## v14
// vga
module vga(clk, rst, reset, btnL, btnR, btnD, vga_h_sync, vga_v_sync, vga_R, vga_G, vga_B);
==> flow/config.mk <==
export PLATFORM = sky130hd
export DESIGN_NAME = vga
export DESIGN_NICKNAME = vga
export VERILOG_FILES = /design/flow/design.v
export SDC_FILE = /design/flow/constraint.sdc
export NUM_CORES = 4
export LEC_CHECK = 0
export CAP_MARGIN = 20
export CELL_PAD_IN_SITES_GLOBAL_PLACEMENT = 2
export CORE_MARGIN = 9
export CORE_UTILIZATION = 43
export MAX_ROUTING_LAYER = met4
export SLEW_MARGIN = 5
export TNS_END_PERCENT = 60
==> flow/constraint.sdc <==
create_clock -name core_clock -period 10.0 [get_ports {clk}]
set_input_delay 2.0000 -clock core_clock [delete_from_list [all_inputs] [get_ports {clk}]]
set_output_delay 2.0000 -clock core_clock [all_outputs]
set_load 0.01 [all_outputs]
run.sh (not shown) runs the stock make flow with config.mk's settings and CLKGATE_MAP_FILE=.
Having completed the whole flow, v14 delivered a layout that passed the timing, DRC and antenna checks.
Setup changes, v14 to v43
- removing MAX_ROUTING_LAYER (formerly met4)
- removing CELL_PAD_IN_SITES_GLOBAL_PLACEMENT (formerly 2)
- changing CORE_UTILIZATION from 43 to 58
- removing TNS_END_PERCENT (formerly 60)
- changing CORE_MARGIN from 9 to 2
- changing SLEW_MARGIN from 5 to 20
- changing the clock period (ns, I/O delays scaled along) from 10.0 to 5.83
Findings:
- v43: complete, dirty (setup timing)
- Relative to v14, the first-pass GRT wire length measured on v43 has decreased by a few percent.
- Taking v14 as the reference, in v43 via count rose by about 5.5%; overall power of the completed layout rose 66%.
- On area added between synthesis and finish, the higher figure sits with v43, not v14.
- ~same maximum buffer depth of the clock tree in v43 and v14
- Looking at v43 and v14, the tightest hold margin is a wash.
What v59 does differently from v43 at the input level:
- changing CORE_UTILIZATION from 58 to 66
- setting SETUP_SLACK_MARGIN to 1.75 for the first time
- changing the clock period (ns, I/O delays scaled along) from 5.83 to 7.03
==> results <==
| v59 | all stages done | FAIL | setup timing |. Combinational power: v59 < v43. Changes observed in v59 relative to v43: total power lost about 20%; die area went down. Mean routed wirelength per cell, v59 and v43: larger value in v59. As far as area of the synthesized netlist per yosys stat goes, v59 and v43 are indistinguishable; the numbers are identical. The higher setup slack came out of v59. Diff v43 -> v59: fraction of met2 tracks used by global routing has increased; clock input transition at the sequential cells of the worst setup and hold paths has remained practically unchanged. Sequential share of layout area, v59 and v43, lower one = v43.
Input-level comparison between v13 and v59:
- SETUP_SLACK_MARGIN removed (was 1.75)
- SLEW_MARGIN changed from 20 to 5
- CORE_MARGIN changed from 2 to 9
- CORE_UTILIZATION changed from 66 to 40
- the clock period (ns, I/O delays scaled along) changed from 7.03 to 10.0
==> comparison <==
As far as share of power burned in combinational logic is concerned, v13 and v59 perform about the same. When v13 is set beside v59, its worst hold slack turns out to be 22 ps smaller. v59 ended up with met5 as its top layer reached by signal wires; v13 ended up with met4. The setup slack of v13 is larger than that of v59. From v59 to v13 the numbers moved as follows: number of buffer and inverter instances along the worst setup path decreased by 2 relative to the old numbers; number of endpoints failing setup at the final stage decreased by 1 relative to the old numbers; multi-input logic area decreased by about 3% relative to the old numbers. v13 went all the way through synthesis, placement and routing and the layout is clean on timing, DRC and antenna.

* * *

## v15
Starting RTL as in the previous note.
export LEC_CHECK = 0
export ABC_AREA = 1
export CAP_MARGIN = 20
export CORE_MARGIN = 2
export CORE_UTILIZATION = 72
export SLEW_MARGIN = 20
create_clock -name core_clock -period 6.78 [get_ports {clk}]
Every stage of v15 finished as expected; the final checks, on the other hand, flagged setup timing, which means the layout fails.
--- input diff v15..v49 ---
- SETUP_SLACK_MARGIN: unset -> -0.37
- CAP_MARGIN: 20 -> 10
- the clock period (ns, I/O delays scaled along): 6.78 -> 5.53
## What came out
Max-cap violation count: v15 vs v49, no meaningful difference
Summary of v49 over v15: worst hold slack went down by 0.0053 ns; cell count saw an increase; area added between synthesis and finish saw an increase.
The flow completed for v49, but it is not clean: the layout still shows setup timing.
On initial detailed-routing violation count: between v49 and v15, it ends up higher for v15.
[inputs] v52 vs v49
- CORE_UTILIZATION now 18, was 72
- ABC_AREA no longer set, was 1
- CAP_MARGIN now 20, was 10
- SETUP_SLACK_MARGIN no longer set, was -0.37
- the clock period (ns, I/O delays scaled along) now 9.52, was 5.53
--- outcome ---
Of v49 and v52, just one finished clean: v52.
Critical path depth: v52 lower than v49
Compared with v49, v52 shows iteration tally of the first detailed-router pass lower by 11.
The sequential share of layout area on v49 is in line with that on v52.
Starting density of the core for v52: 55 points down relative to v49
v52 supports a lower top clock frequency than v49.
Input-level comparison between v24 and v52:
- CORE_UTILIZATION now 40, was 18
==> comparison <==
Synthesized cell count came out exactly the same in v24 and v52.
| endpoint arrival time on the critical path | higher: v24 |
Against v52, v24 reports a sequential share of cell area that is higher.
v24: transition time of the tightest slew-check pin is 0.056 ns lower than what v52 reported.
Per the comparison of v24 with v52, final worst slack now smaller, post-route clock period utilization now larger, length of routed met2 wiring now larger.
Largest fanout of any net on the critical path for v24: 9 down relative to v52
Between v52 and v24, global-route usage over all layers increased.
Changes observed in v24 relative to v52: highest clock rate lost 1.2%, initial cell density of the core climbed 22 points.
Power figures rest on the tool's default switching activity, not on a simulated workload.
